== job 7351 ==
==> flow/design.v (excerpt) <==
module top(
    input clk, rst,
    input [3:0] key_in,
    output [6:0] seg,
    output [7:0] sel,
    output reg [2:0] led, sel_led,
    output buz
);
make LEC_CHECK=0 CAP_MARGIN=0 CELL_PAD_IN_SITES_GLOBAL_PLACEMENT=0 CORE_MARGIN=5 CORE_UTILIZATION=70 CTS_CLUSTER_SIZE=39 HOLD_SLACK_MARGIN=0.14 MAX_ROUTING_LAYER=met5 MIN_ROUTING_LAYER=met1 SETUP_SLACK_MARGIN=2.55 SLEW_MARGIN=20 finish   # period 9.7 ns
run.sh (not shown) runs the stock make flow with config.mk's settings and CLKGATE_MAP_FILE=.
Input changes introduced in job 892 (baseline for comparison: job 7351):
# job 7351
export LEC_CHECK = 0
export CAP_MARGIN = 0
export CELL_PAD_IN_SITES_GLOBAL_PLACEMENT = 0
export CORE_MARGIN = 5
export CORE_UTILIZATION = 70
export CTS_CLUSTER_SIZE = 39
export HOLD_SLACK_MARGIN = 0.14
export MAX_ROUTING_LAYER = met5
export MIN_ROUTING_LAYER = met1
export SETUP_SLACK_MARGIN = 2.55
export SLEW_MARGIN = 20
create_clock -name core_clock -period 9.7 [get_ports {clk}]
# job 892
export LEC_CHECK = 0
export CAP_MARGIN = 0
export CELL_PAD_IN_SITES_GLOBAL_PLACEMENT = 0
export CORE_MARGIN = 2
export CORE_UTILIZATION = 72
export CTS_CLUSTER_SIZE = 17
export HOLD_SLACK_MARGIN = 0.3
export MAX_ROUTING_LAYER = met5
export MIN_ROUTING_LAYER = met1
export SLEW_MARGIN = 20
create_clock -name core_clock -period 4.72 [get_ports {clk}]
==> comparison <==
- From job 7351 to job 892 the numbers moved as follows: share of the final layout cell area in sequential cells dropped 4.1 points; final wirelength rose 37%; worst setup slack decreased by 3.61 ns relative to the old numbers; combinational power saw an increase; routed length per instance rose by 24%.
- Final standard cell count with taps included and fillers excluded was higher in the run labelled job 892.
- In terms of met3 routing resource usage after global routing, job 892 and job 7351 differ only marginally.
- In job 892 the first-iteration DRC count turned out 54% higher than in job 7351.
- The layout from job 892, despite a flow that completed every stage, fails the layout checks, with the failing checks listed as negative setup slack.
Relative to job 892, the following input files were edited for job 1632:
# job 892
export LEC_CHECK = 0
export CAP_MARGIN = 0
export CELL_PAD_IN_SITES_GLOBAL_PLACEMENT = 0
export CORE_MARGIN = 2
export CORE_UTILIZATION = 72
export CTS_CLUSTER_SIZE = 17
export HOLD_SLACK_MARGIN = 0.3
export MAX_ROUTING_LAYER = met5
export MIN_ROUTING_LAYER = met1
export SLEW_MARGIN = 20
create_clock -name core_clock -period 4.72 [get_ports {clk}]
# job 1632
export LEC_CHECK = 0
export CAP_MARGIN = 20
export CORE_MARGIN = 2
export CORE_UTILIZATION = 72
export SLEW_MARGIN = 20
create_clock -name core_clock -period 7.99 [get_ports {clk}]
--- outcome ---
Total placed cells including tap cells | job 1632 below job 892
Job 1632 gives less combinational power than job 892 did.
Lower worst path setup slack after routing goes to job 892 over job 1632.
Of job 892 and job 1632, only job 1632 finishes the flow clean.
Every stage of job 892 finished as expected; the final checks, on the other hand, flagged negative setup slack, which means the layout fails.
On area of all sequential standard cells, job 892 and job 1632 are neck and neck.
Job 892 vs job 1632, cell with the largest stage delay on the worst path: a221oi_1 vs clkdlybuf4s50_1
Input changes introduced in job 5816 (baseline for comparison: job 1632):
# job 1632
export LEC_CHECK = 0
export CAP_MARGIN = 20
export CORE_MARGIN = 2
export CORE_UTILIZATION = 72
export SLEW_MARGIN = 20
create_clock -name core_clock -period 7.99 [get_ports {clk}]
# job 5816
export LEC_CHECK = 0
export CAP_MARGIN = 20
export CORE_MARGIN = 2
export CORE_UTILIZATION = 66
export CTS_CLUSTER_SIZE = 98
export SLEW_MARGIN = 20
create_clock -name core_clock -period 9.56 [get_ports {clk}]
--- outcome ---
Compared with job 1632, in job 5816 length of the first detailed-routing pass in iterations down 3, placement-stage worst setup slack up 1.23 ns, clock network fraction of total power flat.
Summary of job 5816 over job 1632: arrival time at the worst endpoint decreased 0.03 ns, pin count of the biggest net entering global routing increased 15, final instance area essentially unchanged, combined buffer and inverter count along the critical path decreased 2.
The slowest library cell on the worst path comes out clkdlybuf4s50_1 in one run and o32ai_1 in the other, namely in job 1632 and job 5816 respectively.
Signed area change from the synthesized netlist to the final layout: job 1632 vs job 5816, no meaningful difference
Job 1632 has a higher final cell utilization of the core than job 5816.
Compared job 1632 against job 5816; clock tree skew after final layout within noise.
Edits applied to the flow inputs when going from job 5816 to job 7301:
# job 5816
export LEC_CHECK = 0
export CAP_MARGIN = 20
export CORE_MARGIN = 2
export CORE_UTILIZATION = 66
export CTS_CLUSTER_SIZE = 98
export SLEW_MARGIN = 20
create_clock -name core_clock -period 9.56 [get_ports {clk}]
# job 7301
export LEC_CHECK = 0
export ABC_AREA = 1
export CAP_MARGIN = 20
export CORE_MARGIN = 2
export CORE_UTILIZATION = 72
export CTS_CLUSTER_SIZE = 99
export SLEW_MARGIN = 20
create_clock -name core_clock -period 4.56 [get_ports {clk}]
--- outcome ---
- Status job 7301: flow complete, layout not clean - negative setup slack
- In the tables for job 7301 and job 5816, post-route cell area reads lower with job 5816.
- Going from job 5816 to job 7301, the global routing usage on met1 was found to have gone up by 5.7 points.
- Going from job 5816 to job 7301, count of inverters other than clock inverters in the layout grew by 370%; clock-cell share of area held.
- Arrival time at the worst endpoint sits lower in job 7301 than in job 5816.
- The final reports for job 7301 and job 5816 show largest stage delay on the critical path lower in the former.
- Compared with job 5816, job 7301 is hungrier on power.
- Job 7301 ended with more via count than job 5816.
- Per the comparison of job 7301 with job 5816, synthesized cell count shows an increase of 127; and-or/or-and share of the synthesized area saw a decrease; logic depth of the worst setup path including buffers shows an increase of 12.
> inputs changed (job 7301 -> job 4016)
# job 7301
export LEC_CHECK = 0
export ABC_AREA = 1
export CAP_MARGIN = 20
export CORE_MARGIN = 2
export CORE_UTILIZATION = 72
export CTS_CLUSTER_SIZE = 99
export SLEW_MARGIN = 20
create_clock -name core_clock -period 4.56 [get_ports {clk}]
# job 4016
export LEC_CHECK = 0
export CAP_MARGIN = 20
export CORE_MARGIN = 2
export CORE_UTILIZATION = 66
export SLEW_MARGIN = 20
create_clock -name core_clock -period 4.52 [get_ports {clk}]
==> comparison <==
- Job 4016 and job 7301: no clean run
- Re number of nets in the layout: job 4016 is about 6% down on job 7301.
- Path type of the worst min-delay path = reg -> reg: job 7301; path type of the worst min-delay path = in -> async: job 4016
- Against job 7301 as the reference, job 4016 delivers a higher non-clock buffer count.
- Lower horizontal extent of the die among job 4016 and job 7301: job 7301
- The data arrival time of the critical path of job 4016 is higher than that of job 7301.
- Between job 4016 and job 7301, it is job 4016 whose area of the core region is higher, by 11%.
- Compared with job 7301, in job 4016 routed wire length shrank by about 14%, final cell count decreased by 76 relative to the old numbers, met3 track utilization from global routing has decreased.
No activity file was given, so power comes from the tool's default toggle rates.
